<file path="design/flow/design.v">
module vedic_mult8_reg (
  input  wire        clk,
  input  wire [7:0]  a,
  input  wire [7:0]  b,
  output reg  [15:0] p
);
  reg  [7:0]  a_q, b_q;
  wire [15:0] prod;
  bit_8_vedic u_mult (.in1(a_q), .in2(b_q), .out(prod));
  always @(posedge clk) begin
    a_q <= a;
    b_q <= b;
    p   <= prod;
  end
endmodule

`timescale 1ns / 1ps
module bit_2_vedic(in1,in2,out);
input [1:0] in1,in2;
output [3:0] out;
wire pp1,pp2,pp3,pp4;
assign pp1=in1[0]&in2[0];
assign pp2=in1[1]&in2[0];
assign pp3=in1[0]&in2[1];
assign pp4=in1[1]&in2[1];
assign out=pp1+{pp2,1'b0}+{pp3,1'b0}+{pp4,2'b00};
endmodule
`timescale 1ns / 1ps
module bit_4_vedic(in1,in2,out);
input [3:0] in1,in2;
output [7:0] out;
wire [3:0] pp1,pp2,pp3,pp4;
bit_2_vedic b1(in1[1:0],in2[1:0],pp1);
bit_2_vedic b2(in1[1:0],in2[3:2],pp2);
bit_2_vedic b3(in1[3:2],in2[1:0],pp3);
bit_2_vedic b4(in1[3:2],in2[3:2],pp4);
assign out=pp1+{pp2,2'b00}+{pp3,2'b00}+{pp4,4'b0000};
endmodule
`timescale 1ns / 1ps
module bit_8_vedic(in1,in2,out);
input [7:0] in1,in2;
output [15:0] out;
wire [7:0] pp1,pp2,pp3,pp4;
bit_4_vedic a1(in1[3:0],in2[3:0],pp1);
bit_4_vedic a2(in1[3:0],in2[7:4],pp2);
bit_4_vedic a3(in1[7:4],in2[3:0],pp3);
bit_4_vedic a4(in1[7:4],in2[7:4],pp4);
assign out=pp1+{pp2,4'b0000}+{pp3,4'b0000}+{pp4,8'b00000000};
endmodule
</file>
<file path="design/flow/constraint.sdc">
create_clock -name core_clock -period 4.7 [get_ports {clk}]
set_input_delay 0.9400 -clock core_clock [delete_from_list [all_inputs] [get_ports {clk}]]
set_output_delay 0.9400 -clock core_clock [all_outputs]
set_load 0.01 [all_outputs]
</file>
<file path="design/flow/config.mk">
export PLATFORM = sky130hd
export DESIGN_NAME = vedic_mult8_reg
export DESIGN_NICKNAME = vedic_mult8_reg
export VERILOG_FILES = /design/flow/design.v
export SDC_FILE = /design/flow/constraint.sdc
export NUM_CORES = 4
export LEC_CHECK = 0
export CAP_MARGIN = 0
export CORE_MARGIN = 2
export CORE_UTILIZATION = 72
export CTS_CLUSTER_DIAMETER = 171
export SETUP_SLACK_MARGIN = -0.32
export SLEW_MARGIN = 20
</file>
<file path="design/flow/run.sh">
#!/bin/bash
# the make line also repeats each setting of config.mk as NAME=value (left out here)
make -C /OpenROAD-flow-scripts/flow DESIGN_CONFIG=/design/flow/config.mk WORK_HOME=/design/flow/orfs CLKGATE_MAP_FILE= finish
</file>
==> results of run 1 <==
==> cell type report <==
type	count	share of cell area
clock inverters	2	0.002979
well taps	52	0.01549
multi-input cells	249	0.6077
flip-flops and latches	32	0.1543
clock buffers	5	0.01638
repair buffers	68	0.1406
inverters	70	0.06256
==> stage by stage <==
stage | TNS, ns | hold WS, ns
floorplan | -0.4045 | 0.5037
global placement | -1.357 | 0.5080
detailed placement | -2.290 | 0.5180
CTS | -1.516 | 0.5009
global route | -4.460 | 0.5420
finish | -2.914 | 0.5254
==> layer usage <==
metal	wire length [um]	track usage
met5	0	0
met4	1522	0.1803
met3	1189	0.06125
met2	5621	0.6595
met1	3644	0.3406
==> repair_timing <==
item | CTS | global route
resized | 17 | 37
gates cloned | 0 | 0
setup buffers | 0 | 4
pin swaps | 10 | 21
setup endpoints to repair | 4 | 6
==> impl_metrics.ini, run 1 <==
; yosys + openroad results
[placed_design]
gp_congestion = 0.8369
place_inst = 468
portBuffers = 32
place_area_um2 = 3879
place_hpwl_um = 6046
dp_slack_ns = -0.5324

[pwr]
vdd_drop_max_uv = 319.1
top_power_group = combinational cells
total_power_uw = 2075
leakagePower_uw = 0.002210
powerSeq_uw = 373
power_switching_uw = 942.9
cellPowerDensity_nw_per_um2 = 494.0
p_seq_frac = 0.180
switching_share = 0.4544
combPwrFrac = 0.714
p_clk_frac = 0.107
p_clk_uw = 221
comb-power_uw = 1480
p_int_uw = 1132

[timing]
worst_pin_slew_ns = 0.4131
fmax_ghz = 0.1878
min_period_over_period = 1.133
final_hold_viol_count = 0
setup_viol = 8
rsz0062_at_grt = true
skew_ns = 0.008069
setup_ws_ns = -0.6240
min_period_ns = 5.324
slew_headroom = 0.7217
slew_violations = 0

[setup_path]
cp_max_fo = 7
r2r-start = b_q[3]$_DFF_P_
startpoint_type = register
cp-startpoint = b_q[3]$_DFF_P_
r2r-end = p[14]$_DFF_P_
cpMostUsedCell = ha_1
slowest_stage = fa_1
arrival_ns = 5.50
required_ns = 4.88
crit_chain = buf_4, and2_1, ha_1, inv_1, fa_1, inv_1, ha_1, a21o_1, a21oi_2, xnor2_1, ha_1, nand3_1, o211ai_1, nand4_1, xor2_2, fa_1, inv_2, ha_4, o21ai_2, o21ai_0, o221ai_2, xnor2_1
cp-endpoint = p[14]$_DFF_P_
slowest_delay_ns = 0.54
reg2reg_depth = 22
crit_family = adder cells
cp_num_buf_inv = 4
cp.depth = 22
critical_path_class = register to register
rrSetupSlack_ns = -0.62
cp-end-kind = register

[layout]
syn_to_final_growth_pct = 29.41
fillers = 89
logic_area_um2 = 2552
final_area_um2 = 4200
layout.nets = 535
stdcell_count = 478
flop_area_um2 = 648.1
final_core_util = 0.9647

[die]
io_pins = 33
die_width_um = 71.14
core_area_um2 = 4354
std_cell_rows = 24
die_y_um = 71.14
die_area_um2 = 5061
fp_util = 0.7454

[yosys]
ff_type = dfxtp_1
ys_seq_frac = 0.1974
top_cells_by_count = inv_1, ha_1, and2_1, dfxtp_1, fa_1
simple_gate_area_frac = 0.1542
topCombFamilyByArea = adder cells
syn_inst = 351
synthXorXnorAreaFrac = 0.06207
synth-adder-area-share = 0.4148
yosysCellCount = 351
edf_count = 0
yosysTopAreaCell = ha_1
syn_area_um2 = 3246
mux_area_frac = 0
numSynthFlops = 32
area_leaders = ha_1, dfxtp_1, fa_1
aoi_share = 0.09059
ys.warnings.count = 1
synth_area_per_cell_um2 = 9.247
synth_chip_area_um2 = 3246
synthArstFlopShare = 0
fp_nets = 460
most_common_cell = inv_1
top_area_frac = 0.2544
synth_cell_type_count = 31

[grt]
grt_antenna_before_repair = 0
gr-total-overflow = 0
grt.total_usage = 0.3417
grt_pass1_vias = 2965
grt_max_degree = 11
grt_pass1_wl_um = 13260

[worst_hold_path]
hold_path_depth = 1
hold_end = p[0]$_DFF_P_
min_from = a_q[0]$_DFF_P_
hp-class = register to register

[outcome]
so.violations = setup timing
status = finished with violations

[detailed_routing]
ant_nets = 0
n_antenna_cell = 0
drtIter0Drc = 380
post_drt_wl_per_cell_um = 25.06
drc = 0
viasPerCell = 6.801
wl_um = 11980
firstDrtPassIters = 11
num_vias = 3251

[cts]
cts.reportedPaths.clkPinSlew_ns = 0.07
cts_tree = done
hold_buffers = 0
root_buffer = clkbuf_8
htree_levels = 2
cts.sinks = 32
clk_path_buf_depth = 2
cts_made_buffers = 5
clock_latency_ns = 0.30

[flow_run]
cap_violations = 0
warnings = 30
==> run 2: changes to the inputs <==
- CAP_MARGIN: 0 -> 35
- CORE_UTILIZATION: 72 -> 66
- CTS_CLUSTER_DIAMETER: 171 -> unset
- SETUP_SLACK_MARGIN: -0.32 -> unset
- clock period: 4.7 -> 4.56 ns (I/O delays scaled with it)
==> run 2 against run 1 <==
Count of clock-buffer cells in the layout is 2 higher. Worst hold slack worse by 0.0071 ns. Cell area is 5.2% higher. Critical endpoint is now p[15]$_DFF_P_. Still fails the layout checks on setup timing. Area after synthesis stayed put. Non-clock buffer count is 2 lower. Routed wire length is 19% lower. Total power is 12% higher. Sequential cell count stayed put. Largest power group unchanged. Clock power is 43% higher. Sequential share of layout area is 0.70 points lower. Worst setup slack better by 0.044 ns. Die size is 8.6% higher.
==> impl_metrics.ini, run 2 <==
; yosys + openroad results
[layout]
final_area_um2 = 4417
layout.nets = 533
final_core_util = 0.9351
syn_to_final_growth_pct = 36.08
fillers = 152

[yosys]
synth_area_per_cell_um2 = 9.247
fp_nets = 460
ff_type = dfxtp_1
most_common_cell = inv_1
mux_area_frac = 0
top_cells_by_count = inv_1, ha_1, and2_1, dfxtp_1, fa_1
synth_cell_type_count = 31
synthXorXnorAreaFrac = 0.06207
ys_seq_frac = 0.1974
topCombFamilyByArea = adder cells
aoi_share = 0.09059
top_area_frac = 0.2544
yosysCellCount = 351
area_leaders = ha_1, dfxtp_1, fa_1
ys.warnings.count = 1
syn_area_um2 = 3246
synthArstFlopShare = 0
edf_count = 0
synth_chip_area_um2 = 3246
yosysTopAreaCell = ha_1
synth-adder-area-share = 0.4148
numSynthFlops = 32
syn_inst = 351
simple_gate_area_frac = 0.1542

[pwr]
p_seq_frac = 0.164
cellPowerDensity_nw_per_um2 = 527.3
powerSeq_uw = 383
leakagePower_uw = 0.002239
p_clk_uw = 315
vdd_drop_max_uv = 396.8
top_power_group = combinational cells
p_clk_frac = 0.135
switching_share = 0.4214
combPwrFrac = 0.700
p_int_uw = 1347
comb-power_uw = 1630
power_switching_uw = 981.4

[worst_hold_path]
hp-class = register to register
hold_end = p[0]$_DFF_P_
hold_path_depth = 1
min_from = a_q[0]$_DFF_P_

[die]
io_pins = 33
core_area_um2 = 4723
die_width_um = 74.13
std_cell_rows = 25
die_area_um2 = 5495
fp_util = 0.6872
die_y_um = 74.13

[setup_path]
crit_family = adder cells
slowest_stage = fa_1
critical_path_class = register to register
r2r-end = p[15]$_DFF_P_
cpMostUsedCell = inv_2
cp-end-kind = register
arrival_ns = 5.37
slowest_delay_ns = 0.52
cp.depth = 24
startpoint_type = register
required_ns = 4.79
rrSetupSlack_ns = -0.58
r2r-start = b_q[1]$_DFF_P_
crit_chain = and2_4, ha_4, inv_2, fa_1, inv_2, ha_4, inv_2, fa_2, inv_2, a21o_1, a21oi_2, xnor2_1, ha_1, nand3_1, o211ai_1, nand4_1, xor2_1, fa_1, inv_2, ha_4, o21ai_4, nor2_4, a311o_1, o211ai_2
reg2reg_depth = 24
cp-startpoint = b_q[1]$_DFF_P_
cp_num_buf_inv = 5
cp-endpoint = p[15]$_DFF_P_
cp_max_fo = 5

[outcome]
status = finished with violations
so.violations = setup timing

[placed_design]
gp_congestion = 0.8481
place_hpwl_um = 5993
dp_slack_ns = -0.2984
portBuffers = 32
place_area_um2 = 4054

[cts]
clk_path_buf_depth = 2
cts_tree = done
cts.sinks = 32
hold_buffers = 0
cts.reportedPaths.clkPinSlew_ns = 0.08
clock_latency_ns = 0.30
root_buffer = clkbuf_8
cts_made_buffers = 5
htree_levels = 2

[detailed_routing]
viasPerCell = 5.805
wl_um = 9698
post_drt_wl_per_cell_um = 19.71
firstDrtPassIters = 4
num_vias = 2856
drc = 0
n_antenna_cell = 0
ant_nets = 0
drtIter0Drc = 172

[grt]
grt_pass1_wl_um = 13080
grt.total_usage = 0.3191
grt_pass1_vias = 3003
grt_antenna_before_repair = 0
gr-total-overflow = 0
grt_max_degree = 11

[timing]
min_period_over_period = 1.127
skew_ns = 0.01237
finalSetupTns_ns = -2.654
slew_headroom = 0.7402
final_hold_viol_count = 0
rsz0062_at_grt = true
setup_viol = 7
fmax_ghz = 0.1945
setup_ws_ns = -0.5803
min_period_ns = 5.140
slew_violations = 0
worst_pin_slew_ns = 0.3884

[flow_run]
cap_violations = 0
warnings = 30
[run 2: layer usage]
metal	wire length [um]	track usage	up-vias
li1	-	-	1274
met4	573	0.1354	0
met1	3432	0.3015	1384
met5	0	0	-
met2	5132	0.6558	135
met3	559	0.05691	63
[run 2: area by class of cell]
cell class	instances	area [um^2]	area share
clock inverter	1	30.03	0.006799
sequential	32	650.6	0.1473
clock buffer	7	96.34	0.02181
timing repair buffer	66	586.8	0.1329
inverter	70	262.8	0.05949
tap	67	83.83	0.01898
multi-input combinational	249	2706	0.6127
[run 2: what timing repair did]
action | 4_1_cts | 5_1_grt
setup endpoints to repair | 7 | 8
pin swaps | 17 | 10
endpoints found under the hold margin | 0 | 0
buffers inserted | 1 | 2
resized | 20 | 20
[run 2: through the flow]
stage | hold slack (ns) | total power, uW | instances
2_1_floorplan | 0.4798 | 1149 | 351
3_3_place_gp | 0.4847 | 1522 | 481
3_5_place_dp | 0.5005 | 1589 | 481
4_1_cts | 0.5227 | 2039 | 490
5_1_grt | 0.5272 | 2435 | 492
6_report | 0.5182 | 2329 | 492
==> run 3: changes to the inputs <==
- ABC_AREA: unset -> 1
- CAP_MARGIN: 35 -> 20
- CORE_UTILIZATION: 66 -> 68
- CTS_CLUSTER_SIZE: unset -> 15
- SETUP_SLACK_MARGIN: unset -> -0.32
- clock period: 4.56 -> 4.32 ns (I/O delays scaled with it)
==> run 3 against run 2 <==
Still fails the layout checks on setup timing. Via count grew 34%. Worst setup slack worse by 0.36 ns. Area after synthesis is 5.9% higher. Worst hold slack improved by 0.092 ns. Largest power group unchanged.
==> impl_metrics.ini, run 3 <==
; yosys + openroad results
[outcome]
status = finished with violations
so.violations = setup timing

[yosys]
ys_seq_frac = 0.1865
ys.warnings.count = 1
synth_chip_area_um2 = 3436
most_common_cell = inv_1
yosysCellCount = 460
mux_area_frac = 0
area_leaders = ha_1, dfxtp_1, fa_1
syn_inst = 460
ff_type = dfxtp_1
synthArstFlopShare = 0
edf_count = 0
top_cells_by_count = inv_1, nand2_1, ha_1, dfxtp_1, fa_1
synth_area_per_cell_um2 = 7.469
synth-adder-area-share = 0.3918
yosysTopAreaCell = ha_1
synth_cell_type_count = 22
aoi_share = 0.03642
simple_gate_area_frac = 0.1661
numSynthFlops = 32
top_area_frac = 0.2403
fp_nets = 569
syn_area_um2 = 3436
synthXorXnorAreaFrac = 0.05317
topCombFamilyByArea = adder cells

[layout]
fillers = 108
layout.nets = 643
syn_to_final_growth_pct = 33.61
final_core_util = 0.9592

[timing]
rsz0062_at_grt = true
worst_pin_slew_ns = 0.4523
setup_viol = 9
slew_violations = 0
whs_ns = 0.6103
skew_ns = 0.02279
setup_ws_ns = -0.9426
fmax_ghz = 0.1900
min_period_ns = 5.263
final_hold_viol_count = 0
min_period_over_period = 1.218
slew_headroom = 0.6981

[pwr]
p_int_uw = 1345
powerSeq_uw = 410
p_clk_frac = 0.110
p_seq_frac = 0.163
cellPowerDensity_nw_per_um2 = 549.4
combPwrFrac = 0.728
vdd_drop_max_uv = 397.0
switching_share = 0.4666
comb-power_uw = 1840
power_switching_uw = 1177
leakagePower_uw = 0.002782
top_power_group = combinational cells
p_clk_uw = 277

[cts]
clk_path_buf_depth = 2
clock_latency_ns = 0.31
cts.sinks = 32
cts_made_buffers = 5
root_buffer = clkbuf_8
cts.reportedPaths.clkPinSlew_ns = 0.09
cts_tree = done
htree_levels = 2

[placed_design]
place_hpwl_um = 6441
portBuffers = 32
gp_congestion = 0.8559

[detailed_routing]
firstDrtPassIters = 6
n_antenna_cell = 0
num_vias = 3821
wl_um = 14220
viasPerCell = 6.358
drtIter0Drc = 669
drc = 0
post_drt_wl_per_cell_um = 23.66
ant_nets = 0

[setup_path]
arrival_ns = 5.48
slowest_delay_ns = 0.64
reg2reg_depth = 26
required_ns = 4.54
crit_family = adder cells
rrSetupSlack_ns = -0.94
cp-startpoint = a_q[0]$_DFF_P_
r2r-end = p[14]$_DFF_P_
cp-end-kind = register
startpoint_type = register
r2r-start = a_q[0]$_DFF_P_
cp.depth = 26
cp_num_buf_inv = 7
slowest_stage = fa_1
cp_max_fo = 4
critical_path_class = register to register
cp-endpoint = p[14]$_DFF_P_

[worst_hold_path]
hold_end = p[1]$_DFF_P_
hold_path_depth = 3
min_from = b_q[0]$_DFF_P_
hp-class = register to register

[die]
die_area_um2 = 5637
std_cell_rows = 25
fp_util = 0.7179
core_area_um2 = 4786
die_width_um = 75.08
io_pins = 33
die_y_um = 75.08

[grt]
gr-total-overflow = 0
grt_pass1_vias = 3308
grt_max_degree = 10
grt_pass1_wl_um = 15210
grt_antenna_before_repair = 0
grt.total_usage = 0.3729

[flow_run]
cap_violations = 0
warnings = 34
-- run 3: what timing repair did --
action | in CTS | in global routing
setup endpoints to repair | 7 | 8
setup buffers | 5 | 4
pin swaps | 33 | 33
gates cloned | 0 | 0
hold buffers | 0 | 0
gates resized | 38 | 51
-- run 3: metrics by stage --
step / setup TNS, ns / std cells / setup slack [ns] / power, uW / area (um^2)
final: -5.506 / 601 / -0.9426 / 2522 / 4591
after global routing: -6.927 / 601 / -1.142 / 2614 / 4591
after CTS: -2.048 / 597 / -0.3428 / 2034 / 4387
after detailed placement: -3.346 / 586 / -0.5824 / 1607 / 4120
after global placement: -2.128 / 586 / -0.3956 / 1561 / 4120
after floorplan: -1.500 / 460 / -0.3410 / 1124 / 3462
-- run 3: layout make-up --
class                           instances  area [um^2]  share of cell area
Inverter                              136        510.5              0.1112
Clock buffer                            7        96.34             0.02099
Multi-Input combinational cell        276         2535              0.5522
Timing Repair Buffer                   83        706.9              0.1540
Sequential cell                        32        658.1              0.1434
Tap cell                               67        83.83             0.01826
-- run 3: layer usage --
layer	track usage	up-vias	routed length [um]
li1	-	1495	-
met4	0.2302	2	1773
met5	0	-	6
met2	0.6823	413	6307
met3	0.1178	197	1865
met1	0.3606	1714	4266
==> run 4: changes to the inputs <==
- ABC_AREA: 1 -> unset
- CAP_MARGIN: 20 -> 25
- CELL_PAD_IN_SITES_DETAIL_PLACEMENT: unset -> 0
- CELL_PAD_IN_SITES_GLOBAL_PLACEMENT: unset -> 3
- CORE_UTILIZATION: 68 -> 30
- CTS_CLUSTER_DIAMETER: unset -> 246
- CTS_CLUSTER_SIZE: 15 -> 87
- GPL_TIMING_DRIVEN: unset -> 1
- MIN_ROUTING_LAYER: unset -> met1
- PLACE_DENSITY_LB_ADDON: unset -> 0.08
- SETUP_SLACK_MARGIN: -0.32 -> 0.24
- SLEW_MARGIN: 20 -> 40
- TNS_END_PERCENT: unset -> 30
- clock period: 4.32 -> 3.47 ns (I/O delays scaled with it)
==> run 4 against run 3 <==
The layout still fails its checks (setup timing). Clock skew shrank 0.0048 ns. Routed wire length shrank 47%. Core utilization shrank 52 points. Cell area grew 0.33%. Cell count shrank 4.2%. Combinational power grew 4%. First-iteration DRC count shrank 95%. Critical endpoint is now p[12]$_DFF_P_.
==> impl_metrics.ini, run 4 <==
; yosys + openroad results
[grt]
grt_antenna_before_repair = 0
grt_max_degree = 12
grt.total_usage = 0.1419
grt_pass1_wl_um = 12720
gr-total-overflow = 0
grt_pass1_vias = 2694

[detailed_routing]
drtIter0Drc = 31
highest_layer = met4
viasPerCell = 4.319
ant_nets = 0
firstDrtPassIters = 4
dr_wl_met3_um = 108
drc = 0
wirelength_met1_um = 3306
n_antenna_cell = 0
wl_um = 7471
wl_met2_um = 3994
post_drt_wl_per_cell_um = 12.97
num_vias = 2488

[setup_path]
cp-endpoint = p[12]$_DFF_P_
required_ns = 3.69
slowest_delay_ns = 0.55
crit_family = adder cells
arrival_ns = 4.97
cp_num_buf_inv = 6
cp_max_fo = 4
crit_chain = and2_4, ha_4, ha_4, inv_2, fa_1, inv_1, ha_2, inv_2, fa_2, inv_2, ha_4, fa_2, a21o_1, a21oi_2, buf_4, xor2_4, fa_1, inv_2, ha_4, a21oi_4, o22ai_4, o41ai_4, xnor2_1
cp.depth = 23
startpoint_type = register
reg2reg_depth = 23
r2r-end = p[12]$_DFF_P_
critical_path_class = register to register
cp-end-kind = register
r2r-start = b_q[0]$_DFF_P_
rrSetupSlack_ns = -1.28
slowest_stage = fa_1
cp-startpoint = b_q[0]$_DFF_P_

[layout]
logic_area_um2 = 2719
final_area_um2 = 4606
flop_area_um2 = 650.6
layout.nets = 548
fillers = 1047
stdcell_count = 576
syn_to_final_growth_pct = 41.90

[yosys]
area_leaders = ha_1, dfxtp_1, fa_1
top_cells_by_count = inv_1, ha_1, and2_1, dfxtp_1, fa_1
ff_type = dfxtp_1
syn_inst = 351
aoi_share = 0.09059
top_area_frac = 0.2544
syn_area_um2 = 3246
most_common_cell = inv_1
topCombFamilyByArea = adder cells
simple_gate_area_frac = 0.1542
edf_count = 0
synth_cell_type_count = 31
synthXorXnorAreaFrac = 0.06207
ys.warnings.count = 1
synth_area_per_cell_um2 = 9.247
yosysTopAreaCell = ha_1
yosysCellCount = 351
fp_nets = 460
ys_seq_frac = 0.1974
synthArstFlopShare = 0
mux_area_frac = 0
synth-adder-area-share = 0.4148
synth_chip_area_um2 = 3246
numSynthFlops = 32

[placed_design]
place_area_um2 = 4258
place_hpwl_um = 6445
dp_slack_ns = -1.390
place_inst = 565
gp_congestion = 0.7529
portBuffers = 32

[pwr]
comb-power_uw = 1910
top_power_group = combinational cells
p_int_uw = 1693
total_power_uw = 2782
powerSeq_uw = 494
cellPowerDensity_nw_per_um2 = 604.1
leakagePower_uw = 0.002300
p_seq_frac = 0.178
combPwrFrac = 0.685
switching_share = 0.3914
p_clk_uw = 381
vdd_drop_max_uv = 404.2
p_clk_frac = 0.137
power_switching_uw = 1089

[flow_run]
cap_violations = 0
warnings = 29

[outcome]
status = finished with violations
so.violations = setup timing

[cts]
cts.sinks = 32
root_buffer = clkbuf_8
clk_path_buf_depth = 2
cts_tree = done
cts_made_buffers = 5
htree_levels = 2
hold_buffers = 0
clock_latency_ns = 0.30
cts.reportedPaths.clkPinSlew_ns = 0.08

[timing]
fmax_ghz = 0.2104
setup_viol = 10
slew_headroom = 0.7603
final_hold_viol_count = 0
setup_ws_ns = -1.284
worst_pin_slew_ns = 0.3596
rsz0062_at_grt = true
skew_ns = 0.01804
min_period_over_period = 1.370
slew_violations = 0
min_period_ns = 4.754
whs_ns = 0.5894

[die]
core_area_um2 = 10420
die_width_um = 108.0
fp_util = 0.3116
die_y_um = 108.0
io_pins = 33
std_cell_rows = 37
die_area_um2 = 11670

[worst_hold_path]
hold_path_depth = 2
hp-class = register to register
min_from = a_q[0]$_DFF_P_
hold_end = p[0]$_DFF_P_
[run 4: stage by stage]
stage / TNS, ns / utilization
5_1_grt: -12.63 / 0.4422
3_5_place_dp: -11.10 / 0.4088
2_1_floorplan: -8.122 / -
6_report: -10.22 / 0.4422
4_1_cts: -10.54 / 0.4369
3_3_place_gp: -10.69 / 0.4088
[run 4: repair_timing]
item / 4_1_cts / 5_1_grt
setup endpoints to repair: 11 / 11
pin swaps: 28 / 9
gates resized: 26 / 8
setup buffers: 3 / 0
[run 4: cell type report]
type                    instances  share of cell area
well taps                     136             0.03695
inverters                      70             0.05705
flip-flops and latches         32              0.1413
clock inverters                 3            0.009237
repair buffers                 81              0.1502
clock buffers                   5             0.01494
multi-input cells             249              0.5903
[run 4: routing by layer]
metal	vias to the layer above	GRT usage
met5	-	0
met4	0	0.03022
met3	7	0.02170
met2	20	0.2655
met1	1163	0.1709
li1	1298	-
==> run 5: changes to the inputs <==
- ABC_AREA: unset -> 0
- CAP_MARGIN: 25 -> 35
- CELL_PAD_IN_SITES_DETAIL_PLACEMENT: 0 -> unset
- CELL_PAD_IN_SITES_GLOBAL_PLACEMENT: 3 -> unset
- CORE_UTILIZATION: 30 -> 72
- CTS_CLUSTER_DIAMETER: 246 -> 217
- CTS_CLUSTER_SIZE: 87 -> 76
- GPL_ROUTABILITY_DRIVEN: unset -> 1
- HOLD_SLACK_MARGIN: unset -> 0.04
- MIN_ROUTING_LAYER: met1 -> unset
- PLACE_DENSITY: unset -> 0.95
- PLACE_DENSITY_LB_ADDON: 0.08 -> unset
- SETUP_SLACK_MARGIN: 0.24 -> -0.09
- SLEW_MARGIN: 40 -> 20
- TNS_END_PERCENT: 30 -> unset
- clock period: 3.47 -> 1.84 ns (I/O delays scaled with it)
==> run 5 against run 4 <==
The run now fails in 3_5_place_dp. Area after synthesis unchanged. Synthesized cell count unchanged. Die size down 57%.
==> impl_metrics.ini, run 5 <==
; flow metrics
[outcome]
status = did not finish
stop_stage = 3_5_place_dp
tool.error = [ERROR DPL-0033] detailed placement checks failed during check placement.

[die]
die_width_um = 71.14
die_y_um = 71.14
fp_util = 0.7454
die_area_um2 = 5061
std_cell_rows = 24
io_pins = 33
core_area_um2 = 4354

[yosys]
topCombFamilyByArea = adder cells
mux_area_frac = 0
top_area_frac = 0.2544
yosysCellCount = 351
top_cells_by_count = inv_1, ha_1, and2_1, dfxtp_1, fa_1
edf_count = 0
numSynthFlops = 32
simple_gate_area_frac = 0.1542
ff_type = dfxtp_1
ys.warnings.count = 1
yosysTopAreaCell = ha_1
synth-adder-area-share = 0.4148
synth_chip_area_um2 = 3246
synthArstFlopShare = 0
area_leaders = ha_1, dfxtp_1, fa_1
syn_area_um2 = 3246
syn_inst = 351
ys_seq_frac = 0.1974
synth_cell_type_count = 31
synthXorXnorAreaFrac = 0.06207
fp_nets = 460
synth_area_per_cell_um2 = 9.247
aoi_share = 0.09059
most_common_cell = inv_1

[placed_design]
gp_congestion = 0.8646
portBuffers = 32
==> run 5: metrics by stage <==
step	total power, uW	hold WS (ns)	std cells
2_1_floorplan	3149	0.3957	351
3_3_place_gp	4173	0.5045	487
==> run 6: changes to the inputs <==
- ABC_AREA: 0 -> unset
- CORE_UTILIZATION: 72 -> 65
- CTS_CLUSTER_DIAMETER: 217 -> 278
- CTS_CLUSTER_SIZE: 76 -> unset
- PLACE_DENSITY: 0.95 -> unset
- clock period: 1.84 -> 1.97 ns (I/O delays scaled with it)
==> run 6 against run 5 <==
The run fails in 5_1_grt. Synthesized cell count unchanged. Area after synthesis did not move. Die size increased by 10%.
==> impl_metrics.ini, run 6 <==
; flow metrics
[yosys]
simple_gate_area_frac = 0.1542
area_leaders = ha_1, dfxtp_1, fa_1
mux_area_frac = 0
synth-adder-area-share = 0.4148
top_cells_by_count = inv_1, ha_1, and2_1, dfxtp_1, fa_1
ys_seq_frac = 0.1974
synthXorXnorAreaFrac = 0.06207
synthArstFlopShare = 0
syn_area_um2 = 3246
synth_cell_type_count = 31
syn_inst = 351
numSynthFlops = 32
edf_count = 0
ys.warnings.count = 1
most_common_cell = inv_1
top_area_frac = 0.2544
topCombFamilyByArea = adder cells
synth_area_per_cell_um2 = 9.247
synth_chip_area_um2 = 3246
ff_type = dfxtp_1
yosysCellCount = 351
aoi_share = 0.09059
fp_nets = 460
yosysTopAreaCell = ha_1

[die]
die_y_um = 74.66
die_area_um2 = 5574
die_width_um = 74.66
std_cell_rows = 25
core_area_um2 = 4755
io_pins = 33
fp_util = 0.6826

[placed_design]
gp_congestion = 0.8528
portBuffers = 32
dp_slack_ns = -2.873
place_hpwl_um = 6792

[cts]
cts_made_buffers = 5
htree_levels = 2
cts.sinks = 32
root_buffer = clkbuf_8
clk_path_buf_depth = 2

[grt]
grt.total_usage = 0.7672
gr-total-overflow = 188

[outcome]
stop_stage = 5_1_grt
tool.error = [ERROR GRT-0232] Routing congestion too high. Check the congestion heatmap in the GUI.
status = did not finish
run 6: through the flow:
step	setup TNS (ns)	util	instances	area [um^2]
after floorplan	-24.67	-	351	3521
after detailed placement	-28.44	0.9045	500	4300
after CTS	-29.46	0.9361	508	4451
after global placement	-26.65	0.9045	500	4300
run 6: routing by layer:
metal  GRT overflow  GRT usage
met2            104      1.045
met5              0    0.01852
met1              2     0.6770
met4             81      1.016
met3              1     0.4699
run 6: timing repair:
item                       in CTS
hold buffers                    0
gates resized                   9
setup endpoints to repair      12
pin swaps                       8
buffers inserted                1
==> run 7: changes to the inputs <==
- ABC_AREA: unset -> 0
- CORE_MARGIN: 2 -> 7
- CORE_UTILIZATION: 65 -> 53
- CTS_CLUSTER_DIAMETER: 278 -> 331
- CTS_CLUSTER_SIZE: unset -> 100
- HOLD_SLACK_MARGIN: 0.04 -> unset
- SETUP_SLACK_MARGIN: -0.09 -> 0.88
- TNS_END_PERCENT: unset -> 35
- clock period: 1.97 -> 3.42 ns (I/O delays scaled with it)
==> run 7 against run 6 <==
Now fails the layout checks on setup timing. Synthesized cell count unchanged. Die size is 53% higher. Area after synthesis is the same.
==> impl_metrics.ini, run 7 <==
; yosys + openroad results
[layout]
stdcell_count = 515
final_area_um2 = 4513
syn_to_final_growth_pct = 39.05
fillers = 434
final_core_util = 0.7623
layout.nets = 548

[worst_hold_path]
hp-class = register to register
min_from = a_q[0]$_DFF_P_
hold_path_depth = 2
hold_end = p[0]$_DFF_P_

[die]
fp_util = 0.5482
die_y_um = 92.26
io_pins = 33
std_cell_rows = 28
die_area_um2 = 8511
core_area_um2 = 5921
die_width_um = 92.26

[grt]
grt_pass1_vias = 2700
grt_antenna_before_repair = 0
gr-total-overflow = 0
grt_max_degree = 13
grt.total_usage = 0.1746
grt_pass1_wl_um = 12080

[yosys]
syn_area_um2 = 3246
synth_cell_type_count = 31
numSynthFlops = 32
synth_area_per_cell_um2 = 9.247
area_leaders = ha_1, dfxtp_1, fa_1
aoi_share = 0.09059
synthArstFlopShare = 0
fp_nets = 460
ff_type = dfxtp_1
ys.warnings.count = 1
edf_count = 0
syn_inst = 351
most_common_cell = inv_1
simple_gate_area_frac = 0.1542
yosysCellCount = 351
top_area_frac = 0.2544
synthXorXnorAreaFrac = 0.06207
ys_seq_frac = 0.1974
synth-adder-area-share = 0.4148
yosysTopAreaCell = ha_1
synth_chip_area_um2 = 3246
mux_area_frac = 0
topCombFamilyByArea = adder cells
top_cells_by_count = inv_1, ha_1, and2_1, dfxtp_1, fa_1

[cts]
cts_tree = done
cts.reportedPaths.clkPinSlew_ns = 0.08
htree_levels = 2
cts.sinks = 32
clk_path_buf_depth = 2
root_buffer = clkbuf_8
cts_made_buffers = 5
clock_latency_ns = 0.29

[timing]
setup_ws_ns = -1.344
finalSetupTns_ns = -10.94
setup_viol = 10
min_period_ns = 4.764
rsz0062_at_grt = true
slew_violations = 0
min_period_over_period = 1.393
final_hold_viol_count = 0
skew_ns = 0.003935
worst_pin_slew_ns = 0.3401
fmax_ghz = 0.2099
slew_headroom = 0.7733

[setup_path]
cp_num_buf_inv = 5
slowest_stage = fa_2
reg2reg_depth = 23
r2r-start = b_q[0]$_DFF_P_
crit_family = adder cells
cp.depth = 23
cp-startpoint = b_q[0]$_DFF_P_
critical_path_class = register to register
r2r-end = p[15]$_DFF_P_
arrival_ns = 4.99
rrSetupSlack_ns = -1.34
startpoint_type = register
crit_chain = and2_4, ha_4, ha_4, inv_2, fa_1, inv_1, ha_2, inv_2, fa_2, inv_2, ha_4, fa_2, a21o_1, a21oi_4, nor2_2, xnor2_1, fa_1, inv_2, ha_4, nor3_4, nor2_2, a311o_1, o211ai_2
cp-end-kind = register
cp_max_fo = 3
cp-endpoint = p[15]$_DFF_P_
slowest_delay_ns = 0.53
required_ns = 3.64

[detailed_routing]
drtIter0Drc = 46
drc = 0
n_antenna_cell = 0
wl_um = 7150
post_drt_wl_per_cell_um = 13.88
firstDrtPassIters = 4
ant_nets = 0
viasPerCell = 4.953
num_vias = 2551

[pwr]
p_seq_frac = 0.180
p_clk_frac = 0.138
p_int_uw = 1698
cellPowerDensity_nw_per_um2 = 620.1
powerSeq_uw = 505
comb-power_uw = 1910
leakagePower_uw = 0.002286
switching_share = 0.3933
combPwrFrac = 0.682
power_switching_uw = 1101
top_power_group = combinational cells
p_clk_uw = 385
vdd_drop_max_uv = 661.5

[placed_design]
portBuffers = 32
dp_slack_ns = -1.369
place_area_um2 = 4180
place_hpwl_um = 5963
gp_congestion = 0.8297
place_inst = 503

[outcome]
status = finished with violations
so.violations = setup timing

[flow_run]
cap_violations = 0
warnings = 31
-- run 7: area by class of cell --
| cell class | count | area [um^2] | area share |
|---|---|---|---|
| Multi-Input combinational cell | 249 | 2695 | 0.5972 |
| Inverter | 70 | 262.8 | 0.05822 |
| Timing Repair Buffer | 81 | 695.7 | 0.1541 |
| Clock buffer | 5 | 68.82 | 0.01525 |
| Sequential cell | 32 | 650.6 | 0.1442 |
| Tap cell | 75 | 93.84 | 0.02079 |
| Clock inverter | 3 | 46.29 | 0.01026 |
-- run 7: layer usage --
metal | GRT usage | up-vias | wire length [um]
li1 | - | 1307 | -
met2 | 0.3461 | 37 | 3868
met5 | 0 | - | 0
met3 | 0.02533 | 9 | 203
met4 | 0.04433 | 0 | 113
met1 | 0.1874 | 1198 | 2964
-- run 7: repair_timing --
action | CTS | global route
pin swaps | 13 | 7
hold buffers | 0 | 0
setup endpoints to repair | 12 | 12
resized | 23 | 4
setup buffers | 2 | 2
cloned | 0 | 0
-- run 7: metrics by stage --
stage | total power [uW] | hold slack (ns)
3_3_place_gp | 2104 | 0.4825
3_5_place_dp | 2127 | 0.4841
4_1_cts | 2774 | 0.5864
5_1_grt | 3007 | 0.6095
2_1_floorplan | 1546 | 0.4845
6_report | 2799 | 0.5821
==> run 8: changes to the inputs <==
- ABC_AREA: 0 -> unset
- CAP_MARGIN: 35 -> 0
- CORE_MARGIN: 7 -> 2
- CORE_UTILIZATION: 53 -> 72
- CTS_CLUSTER_DIAMETER: 331 -> 85
- CTS_CLUSTER_SIZE: 100 -> unset
- HOLD_SLACK_MARGIN: unset -> -0.06
- PLACE_DENSITY: unset -> 0.65
- SETUP_SLACK_MARGIN: 0.88 -> -0.09
- TNS_END_PERCENT: 35 -> unset
- clock period: 3.42 -> 4.83 ns (I/O delays scaled with it)
==> run 8 against run 7 <==
The flow now stops in 5_1_grt. Synthesized cell count unchanged. Area after synthesis stayed put. Die size is 41% lower.
==> impl_metrics.ini, run 8 <==
; flow metrics
[outcome]
status = did not finish
stop_stage = 5_1_grt
tool.error = [ERROR DPL-0038] Utilization greater than 100%, impossible to legalize

[yosys]
synth_chip_area_um2 = 3246
aoi_share = 0.09059
fp_nets = 460
synth_area_per_cell_um2 = 9.247
mux_area_frac = 0
yosysTopAreaCell = ha_1
synthXorXnorAreaFrac = 0.06207
ys.warnings.count = 1
area_leaders = ha_1, dfxtp_1, fa_1
top_cells_by_count = inv_1, ha_1, and2_1, dfxtp_1, fa_1
most_common_cell = inv_1
edf_count = 0
top_area_frac = 0.2544
synth-adder-area-share = 0.4148
ys_seq_frac = 0.1974
topCombFamilyByArea = adder cells
syn_area_um2 = 3246
syn_inst = 351
yosysCellCount = 351
synthArstFlopShare = 0
synth_cell_type_count = 31
numSynthFlops = 32
simple_gate_area_frac = 0.1542
ff_type = dfxtp_1

[cts]
cts_made_buffers = 5
clk_path_buf_depth = 2
hold_buffers = 0
htree_levels = 2
cts.sinks = 32
root_buffer = clkbuf_8

[die]
die_width_um = 71.14
std_cell_rows = 24
die_y_um = 71.14
core_area_um2 = 4354
io_pins = 33
fp_util = 0.7454
die_area_um2 = 5061

[placed_design]
portBuffers = 32
gp_congestion = 0.8449
place_hpwl_um = 6049
## run 8: what timing repair did
item                                    in CTS
setup buffers                                3
gates resized                               53
endpoints found under the setup margin       6
pin swaps                                   24
## run 8: metrics by stage
step / util / cells / area, um^2 / worst slack [ns] / total power, uW
floorplan: - / 351 / 3246 / -0.05459 / 964.6
global placement: 0.8891 / 467 / 3871 / -0.2455 / 1316
detailed placement: 0.8891 / 467 / 3871 / -0.4386 / 1368
CTS: 0.9655 / 477 / 4204 / -0.09443 / 1796
==> run 9: changes to the inputs <==
- CAP_MARGIN: 0 -> 40
- CTS_CLUSTER_DIAMETER: 85 -> unset
- CTS_CLUSTER_SIZE: unset -> 15
- GPL_ROUTABILITY_DRIVEN: 1 -> unset
- GPL_TIMING_DRIVEN: 1 -> unset
- HOLD_SLACK_MARGIN: -0.06 -> -0.1
- PLACE_DENSITY: 0.65 -> unset
- SETUP_SLACK_MARGIN: -0.09 -> unset
- clock period: 4.83 -> 2.87 ns (I/O delays scaled with it)
==> run 9 against run 8 <==
The flow stops in 3_5_place_dp. Synthesized cell count unchanged. Area after synthesis unchanged. Die size unchanged.
==> impl_metrics.ini, run 9 <==
; flow metrics
[outcome]
status = did not finish
stop_stage = 3_5_place_dp
tool.error = [ERROR DPL-0033] detailed placement checks failed during check placement.

[yosys]
synth_chip_area_um2 = 3246
numSynthFlops = 32
aoi_share = 0.09059
ys_seq_frac = 0.1974
top_area_frac = 0.2544
simple_gate_area_frac = 0.1542
synth-adder-area-share = 0.4148
synthArstFlopShare = 0
edf_count = 0
ff_type = dfxtp_1
yosysCellCount = 351
syn_area_um2 = 3246
topCombFamilyByArea = adder cells
area_leaders = ha_1, dfxtp_1, fa_1
synthXorXnorAreaFrac = 0.06207
fp_nets = 460
most_common_cell = inv_1
mux_area_frac = 0
yosysTopAreaCell = ha_1
ys.warnings.count = 1
synth_area_per_cell_um2 = 9.247
syn_inst = 351
top_cells_by_count = inv_1, ha_1, and2_1, dfxtp_1, fa_1
synth_cell_type_count = 31

[die]
die_area_um2 = 5061
io_pins = 33
std_cell_rows = 24
fp_util = 0.7454
core_area_um2 = 4354
die_y_um = 71.14
die_width_um = 71.14

[placed_design]
portBuffers = 32
gp_congestion = 0.8736
## run 9: stage by stage
stage	instance area (um^2)	total power [uW]	setup WS [ns]	TNS, ns	instances
after floorplan	3508	2011	-1.686	-14.15	351
after global placement	4262	2634	-1.824	-16.08	484
==> run 10: changes to the inputs <==
- ABC_AREA: unset -> 1
- CAP_MARGIN: 40 -> 15
- CELL_PAD_IN_SITES_DETAIL_PLACEMENT: unset -> 1
- CELL_PAD_IN_SITES_GLOBAL_PLACEMENT: unset -> 1
- CORE_MARGIN: 2 -> 7
- CORE_UTILIZATION: 72 -> 35
- CTS_CLUSTER_SIZE: 15 -> unset
- HOLD_SLACK_MARGIN: -0.1 -> unset
- MAX_ROUTING_LAYER: unset -> met4
- PLACE_DENSITY_LB_ADDON: unset -> 0.22
- SETUP_SLACK_MARGIN: unset -> -0.11
- clock period: 2.87 -> 3.28 ns (I/O delays scaled with it)
==> run 10 against run 9 <==
Area after synthesis up 5.9%. Die size went up to 2.5 times the previous value. Now fails the layout checks on setup timing. Synthesized cell count is 31% higher.
==> impl_metrics.ini, run 10 <==
; yosys + openroad results
[yosys]
topCombFamilyByArea = adder cells
yosysTopAreaCell = ha_1
fp_nets = 569
numSynthFlops = 32
edf_count = 0
synth_area_per_cell_um2 = 7.469
synthArstFlopShare = 0
most_common_cell = inv_1
yosysCellCount = 460
top_area_frac = 0.2403
syn_area_um2 = 3436
aoi_share = 0.03642
synth-adder-area-share = 0.3918
top_cells_by_count = inv_1, nand2_1, ha_1, dfxtp_1, fa_1
area_leaders = ha_1, dfxtp_1, fa_1
synth_cell_type_count = 22
ys.warnings.count = 1
synthXorXnorAreaFrac = 0.05317
mux_area_frac = 0
simple_gate_area_frac = 0.1661
syn_inst = 460
ys_seq_frac = 0.1865
ff_type = dfxtp_1
synth_chip_area_um2 = 3436

[placed_design]
dp_slack_ns = -1.500
portBuffers = 32
place_inst = 659
gp_congestion = 0.7596
place_hpwl_um = 7630

[timing]
min_period_over_period = 1.466
final_hold_viol_count = 0
whs_ns = 0.5820
finalSetupTns_ns = -12.42
rsz0062_at_grt = true
fmax_ghz = 0.2080
worst_pin_slew_ns = 0.2537
slew_violations = 0
skew_ns = 0.008458
setup_viol = 10
min_period_ns = 4.808
setup_ws_ns = -1.528
slew_headroom = 0.8297

[detailed_routing]
post_drt_wl_per_cell_um = 14.12
viasPerCell = 4.527
num_vias = 3065
drtIter0Drc = 69
ant_nets = 0
n_antenna_cell = 0
firstDrtPassIters = 4
wl_um = 9561
drc = 0

[grt]
gr-total-overflow = 0
grt_max_degree = 11
grt_pass1_vias = 3354
grt.total_usage = 0.1535
grt_antenna_before_repair = 0
grt_pass1_wl_um = 15260

[die]
io_pins = 33
die_y_um = 113.1
fp_util = 0.3564
die_area_um2 = 12790
die_width_um = 113.1
core_area_um2 = 9639
std_cell_rows = 36

[setup_path]
cp.depth = 30
slowest_delay_ns = 0.54
arrival_ns = 4.99
r2r-start = a_q[0]$_DFF_P_
required_ns = 3.46
cp-startpoint = a_q[0]$_DFF_P_
cp-endpoint = p[13]$_DFF_P_
reg2reg_depth = 30
slowest_stage = fa_1
critical_path_class = register to register
r2r-end = p[13]$_DFF_P_
cp-end-kind = register
startpoint_type = register
cpMostUsedCell = inv_2
cp_num_buf_inv = 8
cp_max_fo = 4
rrSetupSlack_ns = -1.53
crit_family = adder cells

[worst_hold_path]
hold_end = p[0]$_DFF_P_
min_from = a_q[0]$_DFF_P_
hp-class = register to register
hold_path_depth = 3

[pwr]
p_clk_frac = 0.122
switching_share = 0.4027
cellPowerDensity_nw_per_um2 = 663.1
comb-power_uw = 2350
p_int_uw = 1954
powerSeq_uw = 524
top_power_group = combinational cells
p_clk_uw = 401
leakagePower_uw = 0.002840
p_seq_frac = 0.160
power_switching_uw = 1317
vdd_drop_max_uv = 294.2
combPwrFrac = 0.717

[cts]
cts_made_buffers = 5
htree_levels = 2
cts.reportedPaths.clkPinSlew_ns = 0.08
root_buffer = clkbuf_8
cts.sinks = 32
cts_tree = done
clock_latency_ns = 0.30
clk_path_buf_depth = 2

[layout]
logic_area_um2 = 2671
flop_area_um2 = 658.1
syn_to_final_growth_pct = 43.59
layout.nets = 652
stdcell_count = 677
fillers = 1184

[outcome]
status = finished with violations
so.violations = setup timing

[flow_run]
warnings = 29
cap_violations = 0
==> run 10: per-stage QoR <==
step | cell area, um^2 | util | power (uW)
after floorplan | 3735 | - | 1703
after global placement | 4466 | 0.4633 | 2344
after detailed placement | 4466 | 0.4633 | 2408
after CTS | 4668 | 0.4843 | 2903
after global routing | 4933 | 0.5118 | 3521
final | 4933 | 0.5118 | 3271
==> run 10: layer usage <==
metal	part of all wire	GRT usage	wire, um	up-vias
met5	0	-	0	-
li1	-	-	-	1515
met3	0.024	0.02295	230	23
met2	0.56	0.2945	5358	45
met1	0.38	0.1528	3630	1482
met4	0.036	0.06250	341	0
==> run 10: final cells by class <==
class                      count  share of cell area
clock buffer                   6             0.01471
clock inverter                 2            0.007101
tap                          133             0.03373
sequential                    32              0.1334
multi-input combinational    276              0.5415
inverter                     136              0.1035
timing repair buffer          92              0.1661
==> run 10: timing repair <==
item                       in CTS  in global routing
buffers inserted                2                  8
resized                        24                 52
hold endpoints to repair        0                  0
hold buffers                    0                  0
pin swaps                      14                 26
setup endpoints to repair      11                 11
==> run 11: changes to the inputs <==
- ABC_AREA: 1 -> unset
- CAP_MARGIN: 15 -> 20
- CELL_PAD_IN_SITES_DETAIL_PLACEMENT: 1 -> unset
- CELL_PAD_IN_SITES_GLOBAL_PLACEMENT: 1 -> unset
- CORE_MARGIN: 7 -> 2
- CORE_UTILIZATION: 35 -> 40
- MIN_ROUTING_LAYER: unset -> met2
- PLACE_DENSITY_LB_ADDON: 0.22 -> unset
- SETUP_SLACK_MARGIN: -0.11 -> unset
- clock period: 3.28 -> 5.1 ns (I/O delays scaled with it)
==> run 11 against run 10 <==
Clock power down 36%. The run now finishes clean. Via count rose by 11%. Core utilization rose by 2.2 points.
==> impl_metrics.ini, run 11 <==
; yosys + openroad results
[outcome]
status = complete, no violations

[detailed_routing]
ant_nets = 0
num_vias = 3408
firstDrtPassIters = 6
wl_um = 6613
drc = 0
post_drt_wl_per_cell_um = 12.79
n_antenna_cell = 0
viasPerCell = 6.592
drtIter0Drc = 244

[placed_design]
place_hpwl_um = 5153
portBuffers = 32
dp_slack_ns = -0.01156
place_area_um2 = 3829
gp_congestion = 0.8788

[timing]
fmax_ghz = 0.2052
final_hold_viol_count = 0
min_period_over_period = 0.9554
setup_viol = 0
min_period_ns = 4.873
slew_headroom = 0.7454
setup_ws_ns = 0.2274
slew_violations = 0
skew_ns = 0.01599
worst_pin_slew_ns = 0.3814

[setup_path]
rrSetupSlack_ns = 0.23
slowest_stage = fa_1
cp-startpoint = b_q[0]$_DFF_P_
cpMostUsedCell = inv_1
cp_num_buf_inv = 5
r2r-end = p[15]$_DFF_P_
startpoint_type = register
cp-endpoint = p[15]$_DFF_P_
required_ns = 5.32
reg2reg_depth = 23
crit_chain = and2_1, ha_1, ha_1, inv_2, fa_1, inv_1, ha_2, inv_1, fa_2, inv_1, ha_2, fa_2, a21o_1, a21oi_2, nor2_2, xnor2_2, fa_1, inv_1, ha_4, nor3_4, nor2_4, a311o_1, o211ai_2
crit_family = adder cells
cp-end-kind = register
slowest_delay_ns = 0.53
cp.depth = 23
arrival_ns = 5.09
critical_path_class = register to register
r2r-start = b_q[0]$_DFF_P_
cp_max_fo = 5

[cts]
htree_levels = 2
cts.sinks = 32
clk_path_buf_depth = 2
hold_buffers = 0
cts_tree = done
clock_latency_ns = 0.30
root_buffer = clkbuf_8
cts_made_buffers = 5
cts.reportedPaths.clkPinSlew_ns = 0.07

[worst_hold_path]
min_from = b_q[0]$_DFF_P_
hold_end = p[0]$_DFF_P_
hp-class = register to register
hold_path_depth = 1

[yosys]
synthXorXnorAreaFrac = 0.06207
synthArstFlopShare = 0
ys.warnings.count = 1
synth_chip_area_um2 = 3246
simple_gate_area_frac = 0.1542
mux_area_frac = 0
syn_area_um2 = 3246
numSynthFlops = 32
synth-adder-area-share = 0.4148
fp_nets = 460
area_leaders = ha_1, dfxtp_1, fa_1
yosysTopAreaCell = ha_1
top_cells_by_count = inv_1, ha_1, and2_1, dfxtp_1, fa_1
top_area_frac = 0.2544
aoi_share = 0.09059
most_common_cell = inv_1
topCombFamilyByArea = adder cells
syn_inst = 351
ys_seq_frac = 0.1974
ff_type = dfxtp_1
edf_count = 0
synth_cell_type_count = 31
synth_area_per_cell_um2 = 9.247
yosysCellCount = 351

[pwr]
combPwrFrac = 0.653
cellPowerDensity_nw_per_um2 = 411.2
vdd_drop_max_uv = 192.3
leakagePower_uw = 0.002163
comb-power_uw = 1120
switching_share = 0.3919
p_clk_uw = 257
p_clk_frac = 0.150
p_seq_frac = 0.197
power_switching_uw = 671.5
powerSeq_uw = 338
top_power_group = combinational cells
p_int_uw = 1042

[die]
std_cell_rows = 32
die_area_um2 = 8850
die_width_um = 94.08
fp_util = 0.4157
io_pins = 33
die_y_um = 94.08
core_area_um2 = 7807

[layout]
syn_to_final_growth_pct = 28.37
logic_area_um2 = 2516
flop_area_um2 = 648.1
final_area_um2 = 4167
layout.nets = 523
fillers = 723

[flow_run]
cap_violations = 0
warnings = 26

[grt]
grt_max_degree = 12
grt_antenna_before_repair = 0
gr-total-overflow = 0
grt_pass1_wl_um = 11080
grt_pass1_vias = 3795
grt.total_usage = 0.2517
[run 11: per-layer routing]
metal,vias to the layer above,track usage,share of wire
li1,1247,-,-
met1,1302,-,0
met2,805,0.2714,0.54
met3,54,0.3571,0.41
met4,0,0.05314,0.049
met5,-,-,0
[run 11: stage by stage]
| step | hold slack, ns | instances | util | total power, uW | TNS [ns] |
|---|---|---|---|---|---|
| CTS | 0.5635 | 512 | 0.5061 | 1470 | 0 |
| detailed placement | 0.5435 | 503 | 0.4904 | 1202 | -0.01156 |
| global route | 0.5436 | 517 | 0.5337 | 1875 | -0.02427 |
| finish | 0.5191 | 517 | 0.5337 | 1713 | 0 |
| floorplan | 0.5037 | 351 | - | 913.5 | 0 |
| global placement | 0.5317 | 503 | 0.4904 | 1191 | 0 |
[run 11: cell type report]
class | instances | area share
clock buffers | 5 | 0.01652
clock inverters | 3 | 0.01021
inverters | 70 | 0.06306
multi-input cells | 249 | 0.6039
flip-flops and latches | 32 | 0.1556
well taps | 102 | 0.03063
repair buffers | 56 | 0.1201
[run 11: repair_timing]
item / 4_1_cts / 5_1_grt
gates resized: 1 / 46
setup buffers: 1 / 5
pin swaps: 1 / 29
endpoints found under the setup margin: 1 / 6
endpoints found under the hold margin: 0 / 0
==> run 12: changes to the inputs <==
- CAP_MARGIN: 20 -> 10
- CORE_ASPECT_RATIO: unset -> 1.84
- CORE_MARGIN: 2 -> 4
- CORE_UTILIZATION: 40 -> 17
- CTS_CLUSTER_DIAMETER: unset -> 278
- CTS_CLUSTER_SIZE: unset -> 76
- GPL_ROUTABILITY_DRIVEN: unset -> 1
- GPL_TIMING_DRIVEN: unset -> 0
- HOLD_SLACK_MARGIN: unset -> 0.04
- SETUP_SLACK_MARGIN: unset -> 0.57
- clock period: 5.1 -> 3.48 ns (I/O delays scaled with it)
==> run 12 against run 11 <==
The layout now fails its checks (setup timing). Sequential power is about 50% higher. Count of clock-buffer cells in the layout is 1 higher. Global-route usage is 13 points lower. Register-to-register slack worse by 1.5 ns. Sequential share of layout area shrank 1.3 points. Core utilization down 29 points. Clock power rose by 82%. Sequential cell count unchanged. Total power is 75% higher. Worst hold slack got worse by 0.011 ns. Cell area is 12% higher.
==> impl_metrics.ini, run 12 <==
; yosys + openroad results
[setup_path]
slowest_stage = fa_1
crit_family = adder cells
r2r-start = b_q[1]$_DFF_P_
slowest_delay_ns = 0.53
cp.depth = 25
cp_num_buf_inv = 5
startpoint_type = register
cp-startpoint = b_q[1]$_DFF_P_
cp-end-kind = register
cp_max_fo = 8
critical_path_class = register to register
rrSetupSlack_ns = -1.30
arrival_ns = 5.00
required_ns = 3.70
r2r-end = p[15]$_DFF_P_
reg2reg_depth = 25
cp-endpoint = p[15]$_DFF_P_

[timing]
slew_headroom = 0.7689
min_period_over_period = 1.373
worst_pin_slew_ns = 0.3462
slew_violations = 0
finalSetupTns_ns = -9.997
fmax_ghz = 0.2092
min_period_ns = 4.779
skew_ns = 0.004376
rsz0062_at_grt = true
setup_viol = 10
setup_ws_ns = -1.299
final_hold_viol_count = 0

[pwr]
powerSeq_uw = 506
leakagePower_uw = 0.002173
p_int_uw = 1812
switching_share = 0.3952
combPwrFrac = 0.675
cellPowerDensity_nw_per_um2 = 641.2
p_clk_frac = 0.156
p_seq_frac = 0.169
p_clk_uw = 469
top_power_group = combinational cells
vdd_drop_max_uv = 270.2
comb-power_uw = 2020
power_switching_uw = 1184

[yosys]
numSynthFlops = 32
syn_area_um2 = 3246
ff_type = dfxtp_1
fp_nets = 460
top_cells_by_count = inv_1, ha_1, and2_1, dfxtp_1, fa_1
topCombFamilyByArea = adder cells
aoi_share = 0.09059
synth_area_per_cell_um2 = 9.247
mux_area_frac = 0
simple_gate_area_frac = 0.1542
area_leaders = ha_1, dfxtp_1, fa_1
synthXorXnorAreaFrac = 0.06207
synth-adder-area-share = 0.4148
most_common_cell = inv_1
yosysTopAreaCell = ha_1
top_area_frac = 0.2544
synthArstFlopShare = 0
ys_seq_frac = 0.1974
edf_count = 0
syn_inst = 351
ys.warnings.count = 1
synth_chip_area_um2 = 3246
synth_cell_type_count = 31
yosysCellCount = 351

[die]
die_y_um = 195.4
core_area_um2 = 18800
std_cell_rows = 68
die_area_um2 = 21470
fp_util = 0.1726
io_pins = 33
die_width_um = 109.9

[cts]
cts_tree = done
cts.sinks = 32
clk_path_buf_depth = 2
cts.reportedPaths.clkPinSlew_ns = 0.06
hold_buffers = 0
htree_levels = 2
cts_made_buffers = 5
clock_latency_ns = 0.29
root_buffer = clkbuf_16

[worst_hold_path]
min_from = a_q[0]$_DFF_P_
hp-class = register to register
hold_path_depth = 1
hold_end = p[0]$_DFF_P_

[detailed_routing]
n_antenna_cell = 0
drc = 0
post_drt_wl_per_cell_um = 12.11
ant_nets = 0
num_vias = 3345
wl_um = 7909
drtIter0Drc = 358
viasPerCell = 5.123
firstDrtPassIters = 7

[outcome]
so.violations = setup timing
status = finished with violations

[grt]
grt_pass1_wl_um = 12550
grt_pass1_vias = 3722
grt.total_usage = 0.1185
grt_antenna_before_repair = 0
gr-total-overflow = 0
grt_max_degree = 12

[flow_run]
cap_violations = 0
warnings = 29

[placed_design]
place_hpwl_um = 6254
place_area_um2 = 4135
gp_congestion = 0.7585
portBuffers = 32
dp_slack_ns = -1.585

[layout]
syn_to_final_growth_pct = 43.95
fillers = 1950
layout.nets = 516
final_area_um2 = 4672
## run 12: per-stage QoR
stage               cells  power (uW)    util  hold WS [ns]
finish                653        2996  0.2485        0.5083
global route          653        3255  0.2485        0.5275
CTS                   647        2818  0.2387        0.5138
detailed placement    628        2078  0.2199        0.5637
global placement      628        2059  0.2199        0.5504
floorplan             351        1659       -        0.4845
## run 12: timing repair
item,CTS,global route
setup buffers,11,6
gates resized,25,23
endpoints found under the setup margin,11,11
gates cloned,0,0
pin swaps,39,28
## run 12: layout make-up
cell class | instances | area, um^2 | area share
inverter | 70 | 262.8 | 0.05624
sequential | 32 | 665.6 | 0.1425
clock inverter | 2 | 15.01 | 0.003214
timing repair buffer | 49 | 462.9 | 0.09909
tap | 245 | 306.5 | 0.06561
multi-input combinational | 249 | 2820 | 0.6036
clock buffer | 6 | 138.9 | 0.02973
## run 12: metal layers
layer / GRT usage / vias up / wire length (um)
met2: 0.1653 / 758 / 5327
met5: - / - / 0
li1: - / 1237 / -
met3: 0.1111 / 54 / 2042
met1: - / 1296 / 0
met4: 0.03282 / 0 / 538
==> run 13: changes to the inputs <==
- ABC_AREA: unset -> 1
- CAP_MARGIN: 10 -> 35
- CORE_ASPECT_RATIO: 1.84 -> unset
- CORE_MARGIN: 4 -> 2
- CORE_UTILIZATION: 17 -> 68
- CTS_CLUSTER_DIAMETER: 278 -> 90
- CTS_CLUSTER_SIZE: 76 -> unset
- GPL_TIMING_DRIVEN: 0 -> 1
- HOLD_SLACK_MARGIN: 0.04 -> -0.08
- MAX_ROUTING_LAYER: met4 -> unset
- MIN_ROUTING_LAYER: met2 -> unset
- SETUP_SLACK_MARGIN: 0.57 -> -0.33
- clock period: 3.48 -> 4.42 ns (I/O delays scaled with it)
==> run 13 against run 12 <==
Still fails the layout checks on setup timing. Highest routed layer unchanged. Non-clock buffer count is 22 higher. Clock power is about 30% lower. Sequential cell count is the same. Clock skew is 0.014 ns higher. Cell count down 9.6%. Cell area fell by 5.4%. Combinational power decreased by 29%.
==> impl_metrics.ini, run 13 <==
; yosys + openroad results
[detailed_routing]
wl_um = 10320
num_vias = 3343
firstDrtPassIters = 8
viasPerCell = 5.666
n_antenna_cell = 0
post_drt_wl_per_cell_um = 17.49
drtIter0Drc = 231
ant_nets = 0
drc = 0

[setup_path]
crit_family = adder cells
r2r-end = p[14]$_DFF_P_
cp_max_fo = 4
arrival_ns = 5.20
reg2reg_depth = 28
cp-end-kind = register
slowest_delay_ns = 0.58
cp-endpoint = p[14]$_DFF_P_
cp_num_buf_inv = 6
slowest_stage = fa_1
r2r-start = b_q[2]$_DFF_P_
cp.depth = 28
rrSetupSlack_ns = -0.59
critical_path_class = register to register
startpoint_type = register
cp-startpoint = b_q[2]$_DFF_P_
required_ns = 4.61
cpMostUsedCell = nand2_1

[yosys]
ys.warnings.count = 1
synth_chip_area_um2 = 3436
fp_nets = 569
simple_gate_area_frac = 0.1661
synthXorXnorAreaFrac = 0.05317
top_area_frac = 0.2403
synth_cell_type_count = 22
synth-adder-area-share = 0.3918
syn_inst = 460
ys_seq_frac = 0.1865
most_common_cell = inv_1
mux_area_frac = 0
yosysCellCount = 460
topCombFamilyByArea = adder cells
synthArstFlopShare = 0
area_leaders = ha_1, dfxtp_1, fa_1
top_cells_by_count = inv_1, nand2_1, ha_1, dfxtp_1, fa_1
yosysTopAreaCell = ha_1
edf_count = 0
syn_area_um2 = 3436
ff_type = dfxtp_1
numSynthFlops = 32
synth_area_per_cell_um2 = 7.469
aoi_share = 0.03642

[pwr]
p_clk_frac = 0.152
vdd_drop_max_uv = 362.0
p_seq_frac = 0.183
leakagePower_uw = 0.002750
powerSeq_uw = 394
total_power_uw = 2158
cellPowerDensity_nw_per_um2 = 488.1
p_clk_uw = 327
power_switching_uw = 926.4
combPwrFrac = 0.666
p_int_uw = 1232
switching_share = 0.4292
comb-power_uw = 1440
top_power_group = combinational cells

[cts]
cts_tree = done
root_buffer = clkbuf_8
cts_made_buffers = 5
cts.reportedPaths.clkPinSlew_ns = 0.09
clock_latency_ns = 0.31
htree_levels = 2
clk_path_buf_depth = 2
cts.sinks = 32

[timing]
min_period_over_period = 1.134
setup_viol = 8
finalSetupTns_ns = -3.310
skew_ns = 0.01837
fmax_ghz = 0.1996
worst_pin_slew_ns = 0.4186
rsz0062_at_grt = true
slew_headroom = 0.7206
slew_violations = 0
final_hold_viol_count = 0
min_period_ns = 5.011
setup_ws_ns = -0.5910

[die]
std_cell_rows = 25
fp_util = 0.7179
io_pins = 33
die_width_um = 75.08
die_y_um = 75.08
core_area_um2 = 4786
die_area_um2 = 5637

[layout]
final_area_um2 = 4422
flop_area_um2 = 648.1
layout.nets = 631
fillers = 194
logic_area_um2 = 2440
syn_to_final_growth_pct = 28.70

[grt]
grt.total_usage = 0.3037
grt_pass1_wl_um = 12590
gr-total-overflow = 0
grt_antenna_before_repair = 0
grt_pass1_vias = 2976
grt_max_degree = 11

[placed_design]
portBuffers = 32
place_area_um2 = 4048
place_hpwl_um = 6142
gp_congestion = 0.9199

[flow_run]
cap_violations = 0
warnings = 29

[outcome]
status = finished with violations
so.violations = setup timing

[worst_hold_path]
hp-class = register to register
hold_path_depth = 3
min_from = b_q[0]$_DFF_P_
hold_end = p[1]$_DFF_P_
[run 13: through the flow]
stage                       util  instances  setup WS [ns]  hold slack [ns]
after floorplan                -        460        -0.3026           0.5496
after global placement    0.8458        578        -0.2987           0.6047
after detailed placement  0.8458        578        -0.4826           0.6288
after CTS                 0.8933        588        -0.3299           0.5949
after global routing      0.9239        590        -0.8369           0.6396
final                     0.9239        590        -0.5910           0.6101
[run 13: layout make-up]
class | count | area share
tap | 67 | 0.01896
clock inverter | 1 | 0.006791
clock buffer | 7 | 0.02179
sequential | 32 | 0.1466
multi-input combinational | 276 | 0.5518
timing repair buffer | 71 | 0.1387
inverter | 136 | 0.1155
[run 13: timing repair]
item / CTS / global route
hold buffers: 0 / 0
pin swaps: 11 / 34
buffers inserted: 2 / 3
endpoints found under the setup margin: 6 / 7
resized: 19 / 40
[run 13: layer usage]
layer,share of wire,GRT usage
met5,0,0
met4,0.083,0.1587
met3,0.072,0.04953
met2,0.50,0.5712
met1,0.34,0.3216
==> run 14: changes to the inputs <==
- ABC_AREA: 1 -> unset
- CAP_MARGIN: 35 -> 20
- CORE_UTILIZATION: 68 -> 9
- CTS_CLUSTER_DIAMETER: 90 -> unset
- GPL_ROUTABILITY_DRIVEN: 1 -> unset
- GPL_TIMING_DRIVEN: 1 -> unset
- HOLD_SLACK_MARGIN: -0.08 -> unset
- SETUP_SLACK_MARGIN: -0.33 -> unset
- clock period: 4.42 -> 7.01 ns (I/O delays scaled with it)
==> run 14 against run 13 <==
Worst setup slack improved by 2.3 ns. Largest power group unchanged. Synthesized cell count decreased by 24%. Sequential share of layout area increased by 0.20 points. Cell count increased by 44%. Area after synthesis decreased by 5.5%. Clock power decreased by 23%. Now clean on timing, DRC and antenna. Critical path type unchanged. Critical path depth decreased by 6. Via count decreased by 32%. First-iteration DRC count decreased by 77%. Clock skew decreased by 0.010 ns. Worst hold slack got worse by 0.0029 ns. Count of clock-buffer cells in the layout decreased by 2. Critical endpoint is now p[15]$_DFF_P_.
==> impl_metrics.ini, run 14 <==
; yosys + openroad results
[pwr]
combPwrFrac = 0.532
comb-power_uw = 584
vdd_drop_max_uv = 79.83
switching_share = 0.3807
cellPowerDensity_nw_per_um2 = 255.0
power_switching_uw = 418.4
leakagePower_uw = 0.002054
powerSeq_uw = 262
p_clk_frac = 0.230
p_seq_frac = 0.239
top_power_group = combinational cells
p_clk_uw = 253
p_int_uw = 680.7

[flow_run]
warnings = 26
cap_violations = 0

[cts]
cts.sinks = 32
cts_made_buffers = 5
hold_buffers = 0
cts.reportedPaths.clkPinSlew_ns = 0.06
cts_resized = 0
cts_tree = done
clock_latency_ns = 0.29
clk_path_buf_depth = 2
root_buffer = clkbuf_16
cts_setup_buffers = 0
htree_levels = 2

[setup_path]
rrSetupSlack_ns = 1.73
cp-startpoint = a_q[0]$_DFF_P_
reg2reg_depth = 22
slowest_stage = fa_1
r2r-start = a_q[0]$_DFF_P_
cp-end-kind = register
slowest_delay_ns = 0.54
crit_family = adder cells
r2r-end = p[15]$_DFF_P_
cp_max_fo = 8
crit_chain = and2_1, ha_1, ha_1, inv_1, fa_1, inv_1, ha_1, inv_1, fa_1, inv_1, ha_1, fa_1, a21o_1, a21oi_1, xor2_1, fa_1, inv_1, ha_1, o21ai_0, o21ai_1, a311o_1, o211ai_2
cp-endpoint = p[15]$_DFF_P_
arrival_ns = 5.50
startpoint_type = register
cp_num_buf_inv = 5
required_ns = 7.23
cp.depth = 22
critical_path_class = register to register

[detailed_routing]
drtIter0Drc = 52
firstDrtPassIters = 4
n_antenna_cell = 0
num_vias = 2272
drc = 0
wl_um = 7399
post_drt_wl_per_cell_um = 8.684
ant_nets = 0
viasPerCell = 2.667

[timing]
setup_viol = 0
finalSetupTns_ns = 0
fmax_ghz = 0.1894
setup_ws_ns = 1.730
slew_headroom = 0.7226
skew_ns = 0.008056
min_period_over_period = 0.7532
slew_violations = 0
worst_pin_slew_ns = 0.4108
rsz0062_at_grt = false
min_period_ns = 5.280
final_hold_viol_count = 0

[die]
die_width_um = 193.9
fp_util = 0.09125
die_y_um = 193.9
io_pins = 33
std_cell_rows = 69
core_area_um2 = 35570
die_area_um2 = 37600

[yosys]
area_leaders = ha_1, dfxtp_1, fa_1
aoi_share = 0.09059
yosysTopAreaCell = ha_1
ys.warnings.count = 1
simple_gate_area_frac = 0.1542
ys_seq_frac = 0.1974
edf_count = 0
syn_inst = 351
synth_area_per_cell_um2 = 9.247
yosysCellCount = 351
syn_area_um2 = 3246
topCombFamilyByArea = adder cells
synth_cell_type_count = 31
synthXorXnorAreaFrac = 0.06207
mux_area_frac = 0
top_area_frac = 0.2544
top_cells_by_count = inv_1, ha_1, and2_1, dfxtp_1, fa_1
synth_chip_area_um2 = 3246
synthArstFlopShare = 0
most_common_cell = inv_1
fp_nets = 460
ff_type = dfxtp_1
numSynthFlops = 32
synth-adder-area-share = 0.4148

[layout]
final_core_util = 0.1212
final_area_um2 = 4310
syn_to_final_growth_pct = 32.81
fillers = 4083
stdcell_count = 852
layout.nets = 499

[worst_hold_path]
hp-class = register to register
hold_end = p[0]$_DFF_P_
min_from = a_q[0]$_DFF_P_
hold_path_depth = 1

[placed_design]
dp_slack_ns = 1.699
portBuffers = 32
place_inst = 844
place_area_um2 = 4143
gp_congestion = 0.7249
place_hpwl_um = 6502

[grt]
grt_antenna_before_repair = 0
gr-total-overflow = 0
grt_pass1_wl_um = 12030
grt_pass1_vias = 2309
grt_max_degree = 12
grt.total_usage = 0.04146

[outcome]
status = complete, no violations
## run 14: through the flow
step	power, uW	hold slack, ns
floorplan	664.6	0.5037
global placement	853.3	0.6289
detailed placement	861.9	0.6285
CTS	1122	0.6303
global route	1211	0.6464
finish	1099	0.6072
## run 14: final cells by class
cell class	instances	area, um^2	share of cell area
multi-input combinational	249	2342	0.5434
sequential	32	640.6	0.1486
tap	461	576.8	0.1338
timing repair buffer	32	320.3	0.07431
inverter	70	262.8	0.06096
clock buffer	5	125.1	0.02903
clock inverter	3	42.54	0.009869
## run 14: per-layer routing
layer,GRT usage,up-vias,part of all wire
li1,-,1203,-
met1,0.05629,1034,0.52
met2,0.06468,27,0.43
met3,0.008001,8,0.031
met4,0.01599,0,0.018
met5,0,-,0
No activity file was given, so power comes from the tool's default toggle rates.
